==> flow/design.v <==
module and4(in1, in2, out);
	input [3:0] in1, in2;
	output[3:0] out;
	and a1(out[0], in1[0], in2[0]);
	and a2(out[1], in1[1], in2[1]);
	and a3(out[2], in1[2], in2[2]);
	and a4(out[3], in1[3], in2[3]);
endmodule
module and16(in1, in2, out);
	input [15:0] in1, in2;
	output[15:0] out;
	and4 a11(.in1(in1[3:0]), .in2(in2[3:0]), .out(out[3:0]));
	and4 a12(.in1(in1[7:4]), .in2(in2[7:4]), .out(out[7:4]));
	and4 a13(.in1(in1[11:8]), .in2(in2[11:8]), .out(out[11:8]));
	and4 a14(.in1(in1[15:12]), .in2(in2[15:12]), .out(out[15:12]));
endmodule
module or4(in1, in2, out);
	input [3:0] in1, in2;
	output[3:0] out;
	or a1(out[0], in1[0], in2[0]);
	or a2(out[1], in1[1], in2[1]);
	or a3(out[2], in1[2], in2[2]);
	or a4(out[3], in1[3], in2[3]);
endmodule
module or16(in1, in2, out);
	input [15:0] in1, in2;
	output[15:0] out;
	or4 a11(.in1(in1[3:0]), .in2(in2[3:0]), .out(out[3:0]));
	or4 a12(.in1(in1[7:4]), .in2(in2[7:4]), .out(out[7:4]));
	or4 a13(.in1(in1[11:8]), .in2(in2[11:8]), .out(out[11:8]));
	or4 a14(.in1(in1[15:12]), .in2(in2[15:12]), .out(out[15:12]));
endmodule
module complent(in, go, CK, reset, out, busy, fin);
	input  [15:0] in;
	input  go;
	input  CK, reset;
	output reg [15:0] out;
	output reg busy;
	output reg fin;
	reg [15:0] m;
	reg [15:0] o, mm, c;
	always@(posedge CK) begin
		if(reset) begin
			busy <= 1'b0;
			fin  <= 1'b0;
		end
		else begin
			fin <= 1'b0;
			if(busy == 1'b0) begin
				if(go) begin
					o  = 16'hffff ^ in;
					mm = 16'h0001;
					c  = o & mm;
					o  = o ^ mm;
					mm = c << 1;
					out  <= o;
					m    <= mm;
					busy <= 1'b1;
				end
			end
			else if(m == 16'h0000) begin
				busy <= 1'b0;
				fin  <= 1'b1;
			end
			else begin
				out <= out ^ m;
				m   <= (out & m) << 1;
			end
		end
	end
endmodule
module adder(in1, in2, go, CK, reset, out, busy, fin);
	input [15:0] in1, in2;
	input go;
	input CK, reset;
	output reg [15:0] out;
	output reg busy;
	output reg fin;
	reg [15:0] cc;
	reg [15:0] o, c, m;
	always@(posedge CK) begin
		if(reset) begin
			busy <= 1'b0;
			fin  <= 1'b0;
		end
		else begin
			fin <= 1'b0;
			if(busy == 1'b0) begin
				if(go) begin
					o = in1 ^ in2;
					c = in1 & in2;
					c = c << 1;
					if(c == 16'h0000) begin
						busy <= 1'b0;
						fin  <= 1'b1;
					end
					else begin
						m = o & c;
						o = o ^ c;
						c = m << 1;
						busy <= 1'b1;
					end
					out <= o;
					cc  <= c;
				end
			end
			else if(cc == 16'h0000) begin
				busy <= 1'b0;
				fin  <= 1'b1;
			end
			else begin
				out <= out ^ cc;
				cc  <= (out & cc) << 1;
			end
		end
	end
endmodule
module muler(in1, in2, go, CK, reset, out, busy, fin);
	input		[15:0] in1, in2;
	input		go;
	input  		CK, reset;
	output reg	[15:0] out;
	output reg  busy;
	output reg  fin;
	reg[15:0] m1, m2;
	reg[15:0] a1, a2, o;
	always @(posedge CK) begin
		if(reset) begin
			busy <= 1'b0;
			fin  <= 1'b0;
		end
		else begin
			fin <= 1'b0;
			if(busy == 1'b0 && go == 1'b0) begin
			end
			else begin
				if(busy == 1'b0) begin
					a1 = in1;
					a2 = in2;
					o  = 16'h0000;
				end
				else begin
					a1 = m1;
					a2 = m2;
					o  = out;
				end
				if(a2[0] == 1'b1)
					o = o + a1;
				a1 = a1 << 1;
				a2 = a2 >> 1;
				m1  <= a1;
				m2  <= a2;
				out <= o;
				if(a2 == 16'h0000) begin
					busy <= 1'b0;
					fin  <= 1'b1;
				end
				else
					busy <= 1'b1;
			end
		end
	end
endmodule
module diver(in1, in2, go, CK, reset, reminder, quotient, busy, fin);
	input [15:0] in1, in2;
	input go;
	input CK, reset;
	output reg [15:0] reminder, quotient;
	output reg busy;
	output reg fin;
	reg [31:0] m1, m2;
	reg [15:0] divisor;
	reg [4:0]  cnt;
	reg [31:0] t1, t2;
	reg [15:0] d;
	reg [4:0]  n;
	always @(posedge CK) begin
		if(reset) begin
			busy <= 1'b0;
			fin  <= 1'b0;
		end
		else begin
			fin <= 1'b0;
			if(busy == 1'b0 && go == 1'b0) begin
			end
			else begin
				if(busy == 1'b0) begin
					t1 = {16'h0000, in1};
					t2 = {in2, 16'h0000};
					d  = in2;
					n  = 5'b00000;
				end
				else begin
					t1 = m1;
					t2 = m2;
					d  = divisor;
					n  = cnt;
				end
				if(n < 5'b10001) begin
					if(t1[31:16] >= d)
						t1 = t1 - t2 + 1'b1;
					t1 = t1 << 1;
					n  = n + 1'b1;
					busy <= 1'b1;
				end
				else begin
					busy <= 1'b0;
					fin  <= 1'b1;
				end
				if(n == 5'b10000) begin
					if(t1[31:16] >= d)
						t1 = t1 - t2 + 1'b1;
					reminder <= t1[31:16];
					quotient <= t1[15:0];
				end
				m1      <= t1;
				m2      <= t2;
				divisor <= d;
				cnt     <= n;
			end
		end
	end
endmodule
module mux3to8(in, in1, in2, in3, in4, in5, in6, in7, select, out);
	input [15:0] in, in1, in2, in3, in4, in5, in6, in7;
	input [2:0]  select;
	output reg [15:0] out;
	always @(*) begin
		case(select)
			3'b000:out = in;
			3'b001:out = in1;
			3'b010:out = in2;
			3'b011:out = in3;
			3'b100:out = in4;
			3'b101:out = in5;
			3'b110:out = in6;
			3'b111:out = in7;
		endcase
	end
endmodule
module alu16(CK, reset, start, instruction, inputR1, inputR2, outputR, busy, done);
	input [15:0] inputR1, inputR2;
	input [2:0] instruction;
	input CK, reset, start;
	output[15:0] outputR;
	output busy;
	output done;
	reg  [2:0]  op;
	reg  [15:0] out5, out6;
	reg         finL;
	wire [3:0]  busyL;
	wire [3:0]  finU;
	wire        go;
	wire  [15:0] out, out1, out2, out3, out4, and_o, or_o;
	assign go = start & ~busy;
	adder add(
		.in1(inputR1),
		.in2(inputR2),
		.go(go & (instruction == 3'b000)),
		.CK(CK),
		.reset(reset),
		.out(out),
		.busy(busyL[0]),
		.fin(finU[0])
	);
	complent com(
		.in(inputR1),
		.go(go & (instruction == 3'b001)),
		.CK(CK),
		.reset(reset),
		.out(out1),
		.busy(busyL[1]),
		.fin(finU[1])
	);
	muler mul(
		.in1(inputR1),
		.in2(inputR2),
		.go(go & (instruction == 3'b010)),
		.CK(CK),
		.reset(reset),
		.out(out2),
		.busy(busyL[2]),
		.fin(finU[2])
	);
	diver div(
		.in1(inputR1),
		.in2(inputR2),
		.go(go & ((instruction == 3'b011) | (instruction == 3'b100))),
		.CK(CK),
		.reset(reset),
		.reminder(out3),
		.quotient(out4),
		.busy(busyL[3]),
		.fin(finU[3])
	);
	and16 and1(inputR1, inputR2, and_o);
	or16 or1(inputR1, inputR2, or_o);
	mux3to8 outp(
		.in(out),
		.in1(out1),
		.in2(out2),
		.in3(out3),
		.in4(out4),
		.in5(out5),
		.in6(out6),
		.in7(16'h0000),
		.select(op),
		.out(outputR)
	);
	always @(posedge CK) begin
		if(reset) begin
			finL <= 1'b0;
		end
		else begin
			finL <= go & ((instruction == 3'b101) | (instruction == 3'b110) | (instruction == 3'b111));
			if(go) begin
				op   <= instruction;
				out5 <= and_o;
				out6 <= or_o;
			end
		end
	end
	assign busy = busyL[0] | busyL[1] | busyL[2] | busyL[3];
	assign done = finL | finU[0] | finU[1] | finU[2] | finU[3];
endmodule
==> flow/config.mk <==
export PLATFORM = sky130hd
export DESIGN_NAME = alu16
export DESIGN_NICKNAME = alu16
export VERILOG_FILES = /design/flow/design.v
export SDC_FILE = /design/flow/constraint.sdc
export NUM_CORES = 4
export LEC_CHECK = 0
export ABC_AREA = 1
export CAP_MARGIN = 20
export CELL_PAD_IN_SITES_DETAIL_PLACEMENT = 2
export CELL_PAD_IN_SITES_GLOBAL_PLACEMENT = 1
export CORE_MARGIN = 5
export CORE_UTILIZATION = 40
export HOLD_SLACK_MARGIN = -0.04
export MAX_ROUTING_LAYER = met5
export MIN_ROUTING_LAYER = met2
export SETUP_SLACK_MARGIN = -0.5
export SLEW_MARGIN = 40
export TNS_END_PERCENT = 35
==> flow/constraint.sdc <==
create_clock -name core_clock -period 7.5 [get_ports {CK}]
set_input_delay 1.5000 -clock core_clock [delete_from_list [all_inputs] [get_ports {CK}]]
set_output_delay 1.5000 -clock core_clock [all_outputs]
set_load 0.01 [all_outputs]
run.sh (not shown) runs the stock make flow with config.mk's settings and CLKGATE_MAP_FILE=.
The starting point produced a layout that fails on negative setup slack.
Then changed:
- ABC_AREA: 1 -> default
- CELL_PAD_IN_SITES_DETAIL_PLACEMENT: 2 -> default
- CELL_PAD_IN_SITES_GLOBAL_PLACEMENT: 1 -> default
- CORE_MARGIN: 5 -> 2
- CORE_UTILIZATION: 40 -> 66
- HOLD_SLACK_MARGIN: -0.04 -> default
- MAX_ROUTING_LAYER: met5 -> default
- MIN_ROUTING_LAYER: met2 -> default
- SETUP_SLACK_MARGIN: -0.5 -> default
- SLEW_MARGIN: 40 -> 20
- TNS_END_PERCENT: 35 -> default
- clock period: 7.5 -> 4.15 ns (I/O delays scaled with it)
=> This time the run died in global routing, error GRT-0232; die size came out lower by well over a third; synthesized area falls by a few percent; synthesized cell count went down by a quarter to a third.
Then changed:
- CAP_MARGIN: 20 -> 30
- CORE_UTILIZATION: 66 -> 50
- clock period: 4.15 -> 7.5 ns (I/O delays scaled with it)
=> The changed run went through all stages and came out clean. Synthesized cell count does not change. Area after synthesis stays the same. Die area is higher by 31%.
